// processor
module processor
(
	input wire clk_i,
	input wire rst_i,
	input wire stall_i,
	output wire [31:0] addr_o,
	input wire [31:0] data_i,
	output wire [31:0] data_o,
	output wire [3:0] data_w_o,
	output wire [2:0] data_mode_o,
	input wire [7:0] extio_in,
	output wire [7:0] extio_out
);
Settings: LEC_CHECK=0, CAP_MARGIN=20, CORE_MARGIN=2, CORE_UTILIZATION=66, CTS_CLUSTER_DIAMETER=67, GPL_ROUTABILITY_DRIVEN=1, MAX_ROUTING_LAYER=met4, MIN_ROUTING_LAYER=met1, PLACE_DENSITY_LB_ADDON=0.17, SLEW_MARGIN=20, TNS_END_PERCENT=10; clock period 8.89 ns.
run.sh (not shown) runs the stock make flow with config.mk's settings and CLKGATE_MAP_FILE=.
The starting point ended with an error in 5_1_grt.
Edit:
CORE_UTILIZATION = 56   (was 66)
MAX_ROUTING_LAYER = met5   (was met4)
clock period = 10.8 ns   (was 8.89 ns; I/O delays follow)
What happened: The new run completed with no timing, DRC or antenna violations; synthesized cell count is unchanged; area after synthesis is unchanged; die area increases by 18%.
Edit:
CORE_UTILIZATION = 40   (was 56)
CTS_CLUSTER_DIAMETER = default   (was 67)
GPL_ROUTABILITY_DRIVEN = default   (was 1)
MAX_ROUTING_LAYER = default   (was met5)
MIN_ROUTING_LAYER = default   (was met1)
PLACE_DENSITY_LB_ADDON = default   (was 0.17)
TNS_END_PERCENT = default   (was 10)
clock period = 15.4 ns   (was 10.8 ns; I/O delays follow)
The new run finished clean.
Final cell count grows by 7.3%.
Wire length is higher by 4.9%.
Sequential share of layout area drops by 0.34 points.
Utilization came out lower by 18 points.
Synthesized area does not change.
Power decreases by 28%.
Final area grows by about 0.9%.
First-iteration DRC count fell by 22%.
Count of clock-buffer cells in the layout came out lower by 11.
Edit:
CORE_UTILIZATION = 68   (was 40)
CTS_CLUSTER_SIZE = 32   (was default)
SETUP_SLACK_MARGIN = 0.75   (was default)
clock period = 4.41 ns   (was 15.4 ns; I/O delays follow)
The changed run ended with an error in 5_1_grt on GRT-0116.
Synthesized area stays the same.
Die size fell by 41%.
Synthesized cell count stays the same.

========
processor again, from the RTL that the note above started with.
Settings: LEC_CHECK=0, ABC_AREA=1, CAP_MARGIN=25, CELL_PAD_IN_SITES_GLOBAL_PLACEMENT=2, CORE_MARGIN=6, CORE_UTILIZATION=40, CTS_CLUSTER_DIAMETER=113, GPL_TIMING_DRIVEN=1, MAX_ROUTING_LAYER=met4, MIN_ROUTING_LAYER=met2, SETUP_SLACK_MARGIN=-0.52, SLEW_MARGIN=40; clock period 7.0 ns.
The starting point never finished: it broke off in global routing with GRT-0116.
==> next run, changes <==
- CAP_MARGIN: 25 -> 20
- CELL_PAD_IN_SITES_GLOBAL_PLACEMENT: 2 -> 1
- CORE_MARGIN: 6 -> 2
- CTS_CLUSTER_DIAMETER: 113 -> unset
- GPL_TIMING_DRIVEN: 1 -> unset
- MIN_ROUTING_LAYER: met2 -> unset
- SETUP_SLACK_MARGIN: -0.52 -> unset
- SLEW_MARGIN: 40 -> 20
- clock period: 7.0 -> 12.0 ns (I/O delays scaled with it)
The changed run finished with timing, DRC and antenna clean.
Die area decreases by 4.1%.
Synthesized area stays the same.
Synthesized cell count stays the same.
==> next run, changes <==
- CAP_MARGIN: 20 -> 25
- CELL_PAD_IN_SITES_GLOBAL_PLACEMENT: 1 -> 3
- GPL_TIMING_DRIVEN: unset -> 0
- MIN_ROUTING_LAYER: unset -> met2
=> This time the run never finished: it broke off in global routing, error GRT-0116. Synthesized area does not change. Synthesized cell count is unchanged. Die size is unchanged.
==> next run, changes <==
- ABC_AREA: 1 -> unset
- CAP_MARGIN: 25 -> 20
- CELL_PAD_IN_SITES_GLOBAL_PLACEMENT: 3 -> unset
- CORE_UTILIZATION: 40 -> 9
- GPL_TIMING_DRIVEN: 0 -> unset
- MAX_ROUTING_LAYER: met4 -> unset
- MIN_ROUTING_LAYER: met2 -> unset
- clock period: 12.0 -> 16.1 ns (I/O delays scaled with it)
Outcome:
- With this change the flow completed without violations
- die size increases to 4.3 times its value
- synthesized area goes down by a few percent
- synthesized cell count went down by a quarter to a third

========
processor again, from the RTL that the note above started with.
Settings: LEC_CHECK=0, CAP_MARGIN=20, CORE_MARGIN=2, CORE_UTILIZATION=69, CTS_CLUSTER_DIAMETER=252, CTS_CLUSTER_SIZE=99, PLACE_DENSITY=0.36, SLEW_MARGIN=20; clock period 7.07 ns.
The baseline failed in global routing with GRT-0116.
Change:
Settings changed: CORE_UTILIZATION 69 to 40, CTS_CLUSTER_DIAMETER 252 to unset, CTS_CLUSTER_SIZE 99 to unset, PLACE_DENSITY 0.36 to unset.
Clock period 7.07 ns to 12.0 ns, I/O delays scaled along.
=> Now the flow completed with no timing, DRC or antenna violations. Die area increases by well over a third. Synthesized area stays the same. Synthesized cell count does not change.
Change:
Settings changed: CORE_UTILIZATION 40 to 57, CTS_CLUSTER_SIZE set to 99.
Clock period 12.0 ns to 7.07 ns, I/O delays scaled along.
This time the run completed, yet does not pass: setup timing.
Total power came out higher by 86%.
Final area increases by 13%.
Clock power climbs by 68%.
Via count grows by 13%.
Sequential share of layout area goes down by 4.3 points.
Synthesized area is unchanged.
Cell count rose by 3.3%.
Change:
Settings changed: CORE_UTILIZATION 57 to 66, CTS_CLUSTER_SIZE 99 to unset, MAX_ROUTING_LAYER set to met4.
Clock period 7.07 ns to 8.4 ns, I/O delays scaled along.
This time the run did not get past global routing. Area after synthesis is unchanged. Die area came out lower by roughly a tenth. Synthesized cell count is unchanged.
Change:
Settings changed: CORE_UTILIZATION 66 to 44, MAX_ROUTING_LAYER met4 to unset.
Clock period 8.4 ns to 8.89 ns, I/O delays scaled along.
Outcome: Now the flow finished with setup timing left; die area is higher by 49%; synthesized area stays the same; synthesized cell count does not change.
Change:
Settings changed: CORE_UTILIZATION 44 to 48, SETUP_SLACK_MARGIN set to 1.9.
Clock period 8.89 ns to 7.13 ns, I/O delays scaled along.
=>
- Now the flow finished with capacitance limit, slew limit, setup timing left
- die area falls by 8.2%
- cell count grows by 3.1%
- count of clock-buffer cells in the layout shrinks by 5
- sequential power rose by 22%
- cell area increases by 6.9%
- first-iteration DRC count goes down by 0.31%
- hold slack gets worse by 0.021 ns
Power and IR drop assume default switching activity.
